// dct_4x4_core
module dct_4x4_core (
    input          clk,
    input          reset,
    input          i_valid,
    output         i_ready,
    input  [255:0] i_data,
    output         o_valid,
    input          o_ready,
    output [255:0] o_data
);
For scale: about 9100 cells after synthesis, roughly 520 I/O pins, about 0.076 sq mm of cells after synthesis.
make LEC_CHECK=0 CAP_MARGIN=20 CELL_PAD_IN_SITES_DETAIL_PLACEMENT=1 CORE_ASPECT_RATIO=1.39 CORE_MARGIN=9 CORE_UTILIZATION=71 CTS_CLUSTER_DIAMETER=78 CTS_CLUSTER_SIZE=49 GPL_ROUTABILITY_DRIVEN=0 GPL_TIMING_DRIVEN=0 HOLD_SLACK_MARGIN=0.15 MIN_ROUTING_LAYER=met1 PLACE_DENSITY_LB_ADDON=0.17 SETUP_SLACK_MARGIN=1.54 SLEW_MARGIN=20 TNS_END_PERCENT=65 finish   # period 6.7 ns
run.sh (not shown) runs the stock make flow with config.mk's settings and CLKGATE_MAP_FILE=.
The baseline died in 3_5_place_dp, error DPL-0033.
Next try:
==> flow/config.mk (replaced) <==
export PLATFORM = sky130hd
export DESIGN_NAME = dct_4x4_core
export DESIGN_NICKNAME = dct_4x4_core
export VERILOG_FILES = /design/flow/design.v
export SDC_FILE = /design/flow/constraint.sdc
export NUM_CORES = 4
export LEC_CHECK = 0
export CAP_MARGIN = 20
export CORE_MARGIN = 2
export CORE_UTILIZATION = 40
export PLACE_DENSITY = 0.6
export SLEW_MARGIN = 20
==> flow/constraint.sdc (replaced) <==
create_clock -name core_clock -period 4.07 [get_ports {clk}]
set_input_delay 0.8140 -clock core_clock [delete_from_list [all_inputs] [get_ports {clk}]]
set_output_delay 0.8140 -clock core_clock [all_outputs]
set_load 0.01 [all_outputs]
After rerunning: This time the run reached the layout checks and failed them: setup timing. Area after synthesis stays the same. Die size goes up by 62%. Synthesized cell count does not change.
Next try:
==> flow/constraint.sdc (replaced) <==
create_clock -name core_clock -period 4.74 [get_ports {clk}]
set_input_delay 0.9480 -clock core_clock [delete_from_list [all_inputs] [get_ports {clk}]]
set_output_delay 0.9480 -clock core_clock [all_outputs]
set_load 0.01 [all_outputs]
Effect:
- The changed run produced a clean layout
- routed wire length went down by 2.5%
- count of clock-buffer cells in the layout decreases by 3
- final area decreases by 3.1%
- maximum frequency is lower by 7.7%
- die size stays the same
- worst setup slack improves by 330 ps
- worst hold slack gets better by 8.2 ps
Next try:
--- a/flow/config.mk
+++ b/flow/config.mk
@@ -7,6 +7,9 @@
 export LEC_CHECK = 0
+export ABC_AREA = 1
 export CAP_MARGIN = 20
 export CORE_MARGIN = 2
-export CORE_UTILIZATION = 40
-export PLACE_DENSITY = 0.6
+export CORE_UTILIZATION = 70
+export CTS_CLUSTER_DIAMETER = 215
+export MAX_ROUTING_LAYER = met4
+export SETUP_SLACK_MARGIN = 0.34
 export SLEW_MARGIN = 20
==> flow/constraint.sdc (replaced) <==
create_clock -name core_clock -period 4.92 [get_ports {clk}]
set_input_delay 0.9840 -clock core_clock [delete_from_list [all_inputs] [get_ports {clk}]]
set_output_delay 0.9840 -clock core_clock [all_outputs]
set_load 0.01 [all_outputs]
Effect: The changed run finished clean. Synthesized area is higher by 6.5%. Worst setup slack improved by 260 ps. Die size decreases by about 40%. Core utilization rose by 32 points. Routed wire length climbs by about 7%. Maximum frequency goes up by 1.9%. Design area rises by 3.6%. Non-clock buffer count fell by 70.

---

Setup of pepper:
Starting RTL as in the previous note.
clock: 3.76 ns
lec_check: 0
cap_margin: 20
core_margin: 2
core_utilization: 72
cts_cluster_diameter: 360
place_density: 0.6
slew_margin: 20
In pepper the implementation completed, yet the final layout does not meet the checks, the culprit being setup timing.
--- input diff pepper..cedar ---
Settings: clearing CTS_CLUSTER_DIAMETER, which used to be 360; putting SETUP_SLACK_MARGIN at 0.72 where nothing was set; swapping 72 for 40 in CORE_UTILIZATION; swapping 3.76 for 4.74 in the clock period (ns, I/O delays scaled along).
Findings:
- Wire: cedar routes less than pepper
- cedar completed; timing, DRC and antenna clean
- cedar vs pepper, launching instance or port of the critical path: u_dct_4x4.row_out[5][0] vs u_dct_4x4.row_out[13][0]
- Routed wire length on met3 ends up lower on cedar.
- NOTE first-pass GRT wire length pepper->cedar decreased by a few percent
#### Input delta (nickel over cedar)
Settings: setting CTS_CLUSTER_SIZE to 25 for the first time; removing SETUP_SLACK_MARGIN (formerly 0.72); setting CTS_CLUSTER_DIAMETER to 363 for the first time; removing PLACE_DENSITY (formerly 0.6); changing CORE_UTILIZATION from 40 to 72; changing the clock period (ns, I/O delays scaled along) from 4.74 to 3.93.
Findings:
Via count in nickel is about 9% higher than in cedar
Between nickel and cedar, the final cell count is lower for nickel.
Among nickel and cedar, a clean, completed layout was produced by cedar alone.
The flow for nickel finished, though final verification flagged setup timing.
Relative to cedar, the total die size measured on nickel has decreased by more than a quarter.
nickel: global-route wire length before repair lower than cedar
Looking at nickel and cedar, the number of endpoints with negative hold slack in the final report is a wash.
Number of buffers and inverters on the critical path in nickel is 2 higher than in cedar
The share of the clock period used by the worst path after layout reported for nickel is greater than that of cedar by 24 points.
Here is what was changed in the inputs of quartz compared with nickel.
Settings: a deleted CTS_CLUSTER_SIZE that had been 25; an added PLACE_DENSITY of 0.6; a change of CTS_CLUSTER_DIAMETER from 363 to 28; an added SETUP_SLACK_MARGIN of 0.99; a change of the clock period (ns, I/O delays scaled along) from 3.93 to 3.76.
Findings:
- Diff nickel -> quartz | detailed placer's ending HPWL | up by a few percent
- The flow ran to completion for all of nickel and quartz but quartz, which stopped partway.
- Run status, quartz: aborted in global routing (5_1_grt), error GRT-0232
- Compared quartz vs nickel, and total CTS buffers is up in quartz.
- Post-synthesis async set-or-reset flop share came out exactly the same in nickel and quartz.
- Changes observed in quartz relative to nickel: deepest level of the CTS H-tree rose by 2; proportion of synthesized area in mux cells stayed essentially flat; post-placement setup slack fell by 0.031 ns.
Setup changes, quartz to lagoon
Settings: CTS_CLUSTER_DIAMETER: 28 -> unset; CORE_UTILIZATION: 72 -> 38; SETUP_SLACK_MARGIN: 0.99 -> unset; the clock period (ns, I/O delays scaled along): 3.76 -> 4.74.
## What came out
From quartz to lagoon, number of flops mapped to enable cells by yosys did not move at all. Per the comparison of lagoon with quartz, CTS buffer count decreased by about 43% relative to the old numbers, count of H-tree levels built during CTS fell 1, number of post-CTS setup repair buffers now sits lower. quartz | ERROR | global routing (5_1_grt). lagoon finished end to end and its layout was clean on timing, DRC and antenna. Diff quartz -> lagoon: total instance count after detailed placement has increased; final weighted congestion of routability-driven global placement has decreased; total die size has increased.
What zinc does differently from lagoon at the input level:
Settings: PLACE_DENSITY changed from 0.6 to 0.39; CTS_CLUSTER_DIAMETER newly set to 288; CORE_UTILIZATION changed from 38 to 72; CTS_CLUSTER_SIZE newly set to 98; the clock period (ns, I/O delays scaled along) changed from 4.74 to 3.27.
## What came out
- Die area in zinc is about 47% below lagoon.
- Initial standard-cell utilization of the core: zinc higher than lagoon
- On count of instantiated cells in the yosys netlist, zinc and lagoon are basically level.
- Relative to lagoon, width of the die has decreased by about 27% in zinc.
- In the reports for zinc and lagoon, the smaller number of buffers added by the clock tree synthesis step belongs to zinc.
- Against lagoon, zinc comes in 2 lower on number of levels the H-tree was split into.
- Reported for zinc and lagoon, mapped cell area turned out identical to the last digit.
- zinc: GRT-0228 in global routing (5_1_grt) -> run aborted
